v51:
Design MODULE_STATIC_PROCESS, start of the top module:
module MODULE_STATIC_PROCESS (
    input clk,
    input rst,
    input [3:0] state_info,
    input [11:0] read_from_aux,
    input [11:0] read_from_ram,
    output reg [11:0] write2aux,
    output reg [11:0] write2ram,
    output reg [9:0] write2aux_addr,
    output reg [9:0] read_from_aux_addr,
    output reg [18:0] write2ram_addr,
    output reg[18:0] read_from_ram_addr,
    output reg ena_write_ram,
    output done
);
reg [18:0] cnt;
reg done_;
assign done=done_;
reg [4:0] cnt_buffer;
reg [11:0] color_buffer;
reg [11:0] buffer;
reg [11:0] color_reduced;
reg [15:0] color_cnt_1;
reg [15:0] color_cnt_2;
reg [15:0] color_cnt_3;
reg [15:0] color_cnt_4;
reg [15:0] color_cnt_5;
reg [15:0] color_cnt_6;
reg [15:0] color_cnt_7;
reg [15:0] color_cnt_8;
reg [15:0] color_cnt_9;
reg [15:0] color_cnt_10;
reg [15:0] color_cnt_11;
reg [15:0] color_cnt_12;
reg [15:0] color_cnt_13;
reg [15:0] color_cnt_14;
reg [15:0] color_cnt_15;
reg [15:0] color_cnt_16;
reg is_read_done;
always @(posedge clk) 
begin
    if(!rst)
    begin
      cnt=0;
      done_=0;
      cnt_buffer=0;
      color_buffer=0;
      buffer=0;
      color_reduced=0;
      color_cnt_1=0;
      color_cnt_2=0;
      color_cnt_3=0;
      color_cnt_4=0;
      color_cnt_5=0;
      color_cnt_6=0;
      color_cnt_7=0;
      color_cnt_8=0;
      color_cnt_9=0;
      color_cnt_10=0;
      color_cnt_11=0;
      color_cnt_12=0;
      color_cnt_13=0;
      color_cnt_14=0;
      color_cnt_15=0;
      color_cnt_16=0;
      is_read_done=0;
      write2aux=0;
      write2ram=0;
      write2aux_addr=0;
      read_from_aux_addr=0;
      write2ram_addr=0;
      read_from_ram_addr=0;
  ...
For scale: ~5800 cells after synthesis, about 370 flip-flops, roughly 36000 um^2 of cells after synthesis.
make LEC_CHECK=0 ABC_AREA=1 CAP_MARGIN=20 CORE_MARGIN=2 CORE_UTILIZATION=72 CTS_CLUSTER_DIAMETER=178 CTS_CLUSTER_SIZE=98 PLACE_DENSITY=0.6 SLEW_MARGIN=20 TNS_END_PERCENT=5 finish   # period 15.2 ns
run.sh (not shown) runs the stock make flow with config.mk's settings and CLKGATE_MAP_FILE=.
What ended v51 was a tool error in global routing (5_1_grt); the run never finished.
Setup changes, v51 to v26
# v51
export LEC_CHECK = 0
export ABC_AREA = 1
export CAP_MARGIN = 20
export CORE_MARGIN = 2
export CORE_UTILIZATION = 72
export CTS_CLUSTER_DIAMETER = 178
export CTS_CLUSTER_SIZE = 98
export PLACE_DENSITY = 0.6
export SLEW_MARGIN = 20
export TNS_END_PERCENT = 5
create_clock -name core_clock -period 15.2 [get_ports {clk}]
# v26
export LEC_CHECK = 0
export CAP_MARGIN = 20
export CORE_MARGIN = 2
export CORE_UTILIZATION = 40
export PLACE_DENSITY = 0.6
export SLEW_MARGIN = 20
create_clock -name core_clock -period 28.4 [get_ports {clk}]
==> results <==
- v26 completed; timing, DRC and antenna clean
- The final reports for v26 and v51 show post-synthesis share of cell area spent on xor and xnor gates higher in the former.
- Comparing placed instance area for v26 and v51, the bigger number came from v51.
- Compared with v51, v26 shows a higher total half-perimeter wirelength after legalization and detailed placement.
- Summary of v26 over v51: post-CTS setup buffer count fell 82; share of cell area taken by muxes after synthesis grew by 2.0 points; sequential cell area fraction in the yosys report decreased by 0.48 points relative to the old numbers.
- Against v51 as the reference, v26 delivers a higher yosys stat chip area.
- Diff v26 and v51: fraction of the core area occupied by cells at floorplan lower in v26
- Going from v51 to v26, gate count after technology mapping shrinks by 11%.
- Per the comparison of v26 with v51, count of cell types in the netlist up 63%; area after synthesis has increased.
## Diff of input files: v50 against v26
# v26
export LEC_CHECK = 0
export CAP_MARGIN = 20
export CORE_MARGIN = 2
export CORE_UTILIZATION = 40
export PLACE_DENSITY = 0.6
export SLEW_MARGIN = 20
create_clock -name core_clock -period 28.4 [get_ports {clk}]
# v50
export LEC_CHECK = 0
export CAP_MARGIN = 20
export CORE_MARGIN = 2
export CORE_UTILIZATION = 8
export PLACE_DENSITY = 0.6
export SLEW_MARGIN = 20
create_clock -name core_clock -period 45.6 [get_ports {clk}]
--- outcome ---
v50 did not stop at any stage, and its layout met the timing, DRC and antenna checks.
Between v26 and v50, number of design-rule violations left by the first detailed-router iteration decreased.
On setup slack of the critical path after layout: v50 sits above v26.
Delta (v50 minus v26): layout-stage area growth over the synthesis result increased by 11 points relative to the old numbers, clock skew decreased by 14 ps relative to the old numbers.
Die height came out higher on v50 than on v26.
Compared v26 against v50; final number of setup-violating endpoints within noise.
v50 vs v26: floorplan die area up
Register share of the cell area is higher on v26
What v45 does differently from v50 at the input level:
# v50
export LEC_CHECK = 0
export CAP_MARGIN = 20
export CORE_MARGIN = 2
export CORE_UTILIZATION = 8
export PLACE_DENSITY = 0.6
export SLEW_MARGIN = 20
create_clock -name core_clock -period 45.6 [get_ports {clk}]
# v45
export LEC_CHECK = 0
export CAP_MARGIN = 20
export CORE_MARGIN = 2
export CORE_UTILIZATION = 71
export MAX_ROUTING_LAYER = met4
export SETUP_SLACK_MARGIN = 5.0
export SLEW_MARGIN = 20
create_clock -name core_clock -period 27.9 [get_ports {clk}]
Findings:
The final report for v45 shows a completed flow and a layout that fails verification, specifically negative setup slack. Changes observed in v45 relative to v50: met3 wire length saw an increase. v50 -> v45: initial antenna violation count delta 0, exact match.
### v45 -> v32
# v45
export LEC_CHECK = 0
export CAP_MARGIN = 20
export CORE_MARGIN = 2
export CORE_UTILIZATION = 71
export MAX_ROUTING_LAYER = met4
export SETUP_SLACK_MARGIN = 5.0
export SLEW_MARGIN = 20
create_clock -name core_clock -period 27.9 [get_ports {clk}]
# v32
export LEC_CHECK = 0
export CAP_MARGIN = 0
export CORE_MARGIN = 2
export CORE_UTILIZATION = 72
export PLACE_DENSITY = 0.6
export SLEW_MARGIN = 20
create_clock -name core_clock -period 12.1 [get_ports {clk}]
==> comparison <==
The flow ended early for v32: it failed with a tool error in clock tree synthesis (4_1_cts). ~same async set or reset register ratio after synthesis in v45 and v32. Sort v45 and v32 by instance area at placement, descending, and v32 comes first. v45 -> v32: count of flip-flops with a built-in enable after synthesis delta 0, exact match. Looking at x dimension of the die across v45 and v32, the one that comes out lower is v32.

---

Starting RTL as in the previous note.
clock: 21.9 ns
lec_check: 0
abc_area: 1
cap_margin: 20
cell_pad_in_sites_global_placement: 0
core_margin: 2
core_utilization: 67
cts_cluster_diameter: 46
cts_cluster_size: 56
gpl_timing_driven: 1
max_routing_layer: met4
min_routing_layer: met1
place_density: 0.6
slew_margin: 20
The first run ended with an error in 5_1_grt with GRT-0232.
Next try:
- ABC_AREA: 1 -> not set
- CELL_PAD_IN_SITES_GLOBAL_PLACEMENT: 0 -> not set
- CORE_UTILIZATION: 67 -> 65
- CTS_CLUSTER_DIAMETER: 46 -> 238
- CTS_CLUSTER_SIZE: 56 -> not set
- GPL_TIMING_DRIVEN: 1 -> not set
- MIN_ROUTING_LAYER: met1 -> not set
- clock period: 21.9 -> 24.7 ns (I/O delays scaled with it)
This time the run finished with negative setup slack left.
Die size goes up by a few percent.
Synthesized area goes up by a few percent.
Synthesized cell count goes down by roughly a tenth.
Next try:
- CORE_UTILIZATION: 65 -> 66
- CTS_CLUSTER_DIAMETER: 238 -> not set
- MAX_ROUTING_LAYER: met4 -> not set
- clock period: 24.7 -> 17.0 ns (I/O delays scaled with it)
What happened:
- With this change the flow failed in 5_1_grt, error GRT-0232
- synthesized area does not change
- die area came out lower by 1.5%
- synthesized cell count does not change
Next try:
- clock period: 17.0 -> 23.5 ns (I/O delays scaled with it)
Now the flow produced a layout that fails on negative setup slack.
Synthesized cell count stays the same.
Synthesized area does not change.
Die area stays the same.
Next try:
- CORE_UTILIZATION: 66 -> 13
- clock period: 23.5 -> 41.1 ns (I/O delays scaled with it)
The new run ran to the end with no violations.
Utilization goes down by 64 points.
First-iteration DRC count goes down by 46%.
Worst setup slack gains 8.5 ns.
Design area goes down by 1.2%.
Non-clock buffer count goes down by 438.
Synthesized cell count stays the same.
Next try:
- CORE_UTILIZATION: 13 -> 40
- clock period: 41.1 -> 29.0 ns (I/O delays scaled with it)
Worst setup slack degrades by 3.9 ns. Register-to-register slack gets worse by 7.0 ns. Count of clock-buffer cells in the layout shrinks by 2. Worst hold slack gains 0.010 ns. Wire length drops by 5.4%. Clock skew shrinks by 0.0057 ns.

---

== build 80 ==
Starting RTL as in the previous note.
==> flow/design.v (excerpt) <==
module MODULE_STATIC_PROCESS (
    input clk,
    input rst,
    input [3:0] state_info,
    input [11:0] read_from_aux,
    input [11:0] read_from_ram,
    output reg [11:0] write2aux,
    output reg [11:0] write2ram,
    output reg [9:0] write2aux_addr,
    output reg [9:0] read_from_aux_addr,
    output reg [18:0] write2ram_addr,
    output reg[18:0] read_from_ram_addr,
    output reg ena_write_ram,
    output done
);
==> flow/config.mk <==
export PLATFORM = sky130hd
export DESIGN_NAME = MODULE_STATIC_PROCESS
export DESIGN_NICKNAME = MODULE_STATIC_PROCESS
export VERILOG_FILES = /design/flow/design.v
export SDC_FILE = /design/flow/constraint.sdc
export NUM_CORES = 4
export LEC_CHECK = 0
export ABC_AREA = 1
export CAP_MARGIN = 20
export CORE_MARGIN = 2
export CORE_UTILIZATION = 72
export CTS_CLUSTER_DIAMETER = 207
export CTS_CLUSTER_SIZE = 100
export PLACE_DENSITY = 0.6
export SETUP_SLACK_MARGIN = 1.0
export SLEW_MARGIN = 20
export TNS_END_PERCENT = 5
==> flow/constraint.sdc <==
create_clock -name core_clock -period 16.1 [get_ports {clk}]
set_input_delay 3.2200 -clock core_clock [delete_from_list [all_inputs] [get_ports {clk}]]
set_output_delay 3.2200 -clock core_clock [all_outputs]
set_load 0.01 [all_outputs]
Stage in which a tool error killed build 80: global routing (5_1_grt).
Input-level comparison between build 69 and build 80:
- clearing TNS_END_PERCENT, which used to be 5
- clearing SETUP_SLACK_MARGIN, which used to be 1.0
- clearing ABC_AREA, which used to be 1
Results
Taking build 80 as the reference, in build 69 die area increased 0.0012 mm², simple-gate portion of the synthesized area decreased 6.8 points, placement-stage cell area increased 8.1%.
For number of distinct library cells after synthesis, dividing the value from build 69 by the value from build 80 gives 1.6.
| total placed cells including tap cells | higher: build 80 |
Build 69 | ERROR | global routing (5_1_grt)
Run comparison: build 80 largest non-sequential cell family by area simple AND/OR/NAND/NOR gates; build 69 largest non-sequential cell family by area AND-OR/OR-AND gates
> inputs changed (build 69 -> build 22)
- ABC_AREA newly set to 0
- CTS_CLUSTER_DIAMETER changed from 207 to 178
- CTS_CLUSTER_SIZE changed from 100 to 98
- TNS_END_PERCENT newly set to 5
- SETUP_SLACK_MARGIN newly set to 4.4
- the clock period (ns, I/O delays scaled along) changed from 16.1 to 15.2
## What came out
- Build 22: it failed with a tool error in global routing (5_1_grt), so there are no final results.
- Between build 22 and build 69, the area of placed instances is higher for build 22.
- Going from build 69 to build 22, total CTS buffers did not really move; total half-perimeter wirelength after legalization and detailed placement went up.
- Per the comparison of build 22 with build 69, chip area line of the yosys report barely changed; final weighted congestion of routability-driven global placement increased by 0.039 relative to the old numbers.
- Delta (build 22 minus build 69): synthesized netlist cell count comparable; number of resized instances in the post-cts repair step now larger.
The following lists how build 40 was set up differently from build 22:
- ABC_AREA: 0 -> 1
- CTS_CLUSTER_DIAMETER: 178 -> 157
- CAP_MARGIN: 20 -> 0
- SETUP_SLACK_MARGIN: 4.4 -> unset
- the clock period (ns, I/O delays scaled along): 15.2 -> 15.8
## What came out
Build 40 did not finish; the tool stopped in global routing (5_1_grt) with error GRT-0232. Summary — half-perimeter wire length after detailed placement, build 40 relative to build 22: lower, by 22,000 µm. Compound-cell area share of the yosys netlist (build 40 over build 22): decrease, 5.8 points. Changes observed in build 40 relative to build 22: total I/O pin count essentially unchanged; area after synthesis decreased 840 µm². Number of cells in the yosys synthesis report: higher on build 40. Number of cells in the design after placement ended up about 5% higher on build 40 than on build 22. Diff build 22 -> build 40: post-synthesis chip area from yosys lower; xor and xnor area share after synthesis -6.7 points. NOTE: synthesized cell count in build 40 exceeds that of build 22. Die footprint was lower in the run labelled build 40. Compared to build 22, build 40 has pre-CTS setup slack 2300 ps higher.
#### Input delta (build 93 over build 40)
- putting CORE_ASPECT_RATIO at 1.16 where nothing was set
- swapping 157 for 178 in CTS_CLUSTER_DIAMETER
- swapping 0 for 40 in CAP_MARGIN
- putting SETUP_SLACK_MARGIN at 4.4 where nothing was set
- swapping 15.8 for 15.2 in the clock period (ns, I/O delays scaled along)
Results
Build 93 did not finish; the tool stopped in global routing (5_1_grt) with error GRT-0232.
As far as area share of and/or/nand/nor cells after synthesis goes, build 93 and build 40 are indistinguishable; the numbers are identical.
Diff build 40 -> build 93: area of the die closely matched the old numbers; cell row count +6.

---

== job 101 ==
MODULE_STATIC_PROCESS again, from the RTL that the note above started with.
Settings: LEC_CHECK=0, CAP_MARGIN=20, CELL_PAD_IN_SITES_GLOBAL_PLACEMENT=3, CORE_ASPECT_RATIO=1.09, CORE_MARGIN=2, CORE_UTILIZATION=40, SLEW_MARGIN=20; clock period 23.9 ns.
Although job 101 finished all stages, its layout failed final checks on setup timing.
Modified inputs, job 102 compared to job 101
Settings: CORE_UTILIZATION: 40 -> 37; PLACE_DENSITY: unset -> 0.6; CELL_PAD_IN_SITES_GLOBAL_PLACEMENT: 3 -> unset; CORE_ASPECT_RATIO: 1.09 -> unset; the clock period (ns, I/O delays scaled along): 23.9 -> 28.4.
==> comparison <==
Job 102 completed every stage of the flow, and the final layout passed the timing, DRC and antenna checks. The total of plain and repair buffers excluding clock buffers in job 101 is 1.9 times that in job 102. Compared with job 101, in job 102 final cell count saw a decrease. Job 101 → job 102: met3 capacity usage during global routing rose by 0.20 points, setup slack after layout rose by 3.52 ns, global-route usage over all layers fell by 5.1 points, number of cells on the critical path rose by 2.5%. Cmp job 101 and job 102 / number of vias after detailed routing / higher: job 101.

---

## job 8241
MODULE_STATIC_PROCESS again, from the RTL that the note above started with.
export LEC_CHECK = 0
export CAP_MARGIN = 20
export CELL_PAD_IN_SITES_DETAIL_PLACEMENT = 1
export CELL_PAD_IN_SITES_GLOBAL_PLACEMENT = 2
export CORE_MARGIN = 2
export CORE_UTILIZATION = 47
export CTS_CLUSTER_SIZE = 86
export GPL_TIMING_DRIVEN = 1
export MAX_ROUTING_LAYER = met4
export MIN_ROUTING_LAYER = met1
export PLACE_DENSITY = 0.54
export SLEW_MARGIN = 15
export TNS_END_PERCENT = 70
create_clock -name core_clock -period 25.0 [get_ports {clk}]
Layout checks on job 8241: not met. Flow itself completed; violations: setup timing.
Inputs modified between job 8241 and job 9826:
Settings: CTS_CLUSTER_DIAMETER newly set to 263; CELL_PAD_IN_SITES_GLOBAL_PLACEMENT changed from 2 to 3; CTS_CLUSTER_SIZE changed from 86 to 20; CELL_PAD_IN_SITES_DETAIL_PLACEMENT changed from 1 to 0.
Findings:
What ended job 9826 was a tool error in global placement without I/O; the run never finished.
Job 9826 -> job 8241: adder and majority gate portion of the synthesized area delta 0, exact match
Proportion of synthesized area in mux cells of job 9826 is on par with job 8241.
Diff job 9826..job 8241 | post-synthesis share of cell area spent on and, or, nand and nor gates | unchanged
Summary of job 9826 over job 8241: synthesized cell count level, initial standard-cell utilization of the core comparable.
Diff job 8241..job 9826 | synthesized area | negligible
> inputs changed (job 9826 -> job 4934)
Settings: swapping 3 for 0 in CELL_PAD_IN_SITES_GLOBAL_PLACEMENT; putting ABC_AREA at 1 where nothing was set; clearing CELL_PAD_IN_SITES_DETAIL_PLACEMENT, which used to be 0; clearing CTS_CLUSTER_DIAMETER, which used to be 263; clearing TNS_END_PERCENT, which used to be 70; swapping 15 for 20 in SLEW_MARGIN; clearing MAX_ROUTING_LAYER, which used to be met4; swapping 20 for 56 in CTS_CLUSTER_SIZE; swapping 0.54 for 0.6 in PLACE_DENSITY; swapping 47 for 67 in CORE_UTILIZATION.
Findings:
Cmp job 4934 vs job 9826: mux cell area share after synthesis lower in job 4934. Area of the die, job 4934 vs job 9826: down by more than a quarter. Compared with job 9826, area after synthesis in job 4934 decreased by a few percent. Job 4934 -> job 9826: post-synth tally of flip-flops with integrated enable delta 0, exact match. In job 4934 the implementation ran to completion but is not tape-out ready, as the final checks report setup timing. Compared with job 9826, job 4934 shows a lower average cell area after synthesis. Instance tally after logic synthesis, job 4934 vs job 9826: up by more than 10%. For x dimension of the die, dividing the value from job 9826 by the value from job 4934 gives 1.2. In the metrics for job 9826 and job 4934, the one carrying the higher area fraction in xor and xnor cells is job 9826.
For job 1619, these inputs were changed with respect to job 4934:
Settings: putting TNS_END_PERCENT at 5 where nothing was set; swapping 56 for 86 in CTS_CLUSTER_SIZE; putting PLACE_DENSITY_LB_ADDON at 0.04 where nothing was set; clearing PLACE_DENSITY, which used to be 0.6; swapping 67 for 72 in CORE_UTILIZATION; swapping 25.0 for 15.9 in the clock period (ns, I/O delays scaled along).
--- outcome ---
No final results exist for job 1619, since it was stopped by error GRT-0232 during global routing. STATUS area inside the core boundary: job 1619 wins against job 4934. Job 1619 vs job 4934: number of CTS-inserted buffers down. Job 4934 → job 1619: post-CTS setup-driven buffer insertion count has increased; total placed cells including tap cells has increased; detailed-placement wirelength estimate has remained practically unchanged. When job 1619 is measured against job 4934, its area of the die turns out 6.8% lower. The chip area estimate from yosys synthesis of job 4934 and that of job 1619 are within noise of each other. Summary of job 1619 over job 4934: weighted congestion at the end of routability-driven global placement climbed 12%, standard cell area after detailed placement climbed about 4.6%. Compared with job 4934, job 1619 shows a higher pre-placement core utilization.
Here is what was changed in the inputs of job 4798 compared with job 1619.
Settings: removing GPL_TIMING_DRIVEN (formerly 1); removing CELL_PAD_IN_SITES_GLOBAL_PLACEMENT (formerly 0); removing MIN_ROUTING_LAYER (formerly met1); setting PLACE_DENSITY to 0.6 for the first time; removing CTS_CLUSTER_SIZE (formerly 86); removing PLACE_DENSITY_LB_ADDON (formerly 0.04); removing TNS_END_PERCENT (formerly 5); changing the clock period (ns, I/O delays scaled along) from 15.9 to 41.1.
--- outcome ---
Job 1619 got as far as global routing, where a tool error ended the run.
Job 4798: flow completed, timing, DRC and antenna clean
Netlist area before placement: job 4798 vs job 1619 identical
Summary of job 4798 over job 1619: placement-stage worst setup slack grew by 16780 ps; number of enable flip-flop cells ~0 delta.
When the final numbers for job 1619 and job 4798 were put side by side, the last weighted congestion value of the routability-driven placer turned out to be greater in job 1619.
From job 4798 to job 1619, hold buffer count at CTS did not move at all.
In job 4798, the post-cts gate resize count came out 129 below the value in job 1619.
Area after detailed placement: job 4798 < job 1619
Job 4798 vs job 1619, post-CTS setup buffer count went down by 78.
Job 4798 vs job 1619 — detailed placement HPWL climbed slightly
--- input diff job 4798..job 5998 ---
Settings: a change of CORE_UTILIZATION from 72 to 66; an added HOLD_SLACK_MARGIN of -0.09; an added CTS_CLUSTER_DIAMETER of 293; a change of the clock period (ns, I/O delays scaled along) from 41.1 to 23.5.
### Flow results
- The flow completed for job 5998, but it is not clean: the layout still shows setup timing.
- From job 4798 to job 5998 the numbers moved as follows: routed length on met3 grew by 22%, global routing usage summed across all routing layers shrank by 4.4 points, worst setup slack saw a decrease, number of nets at the end of the flow shows an increase of 6.2%, number of standard-cell rows in the floorplan has increased.
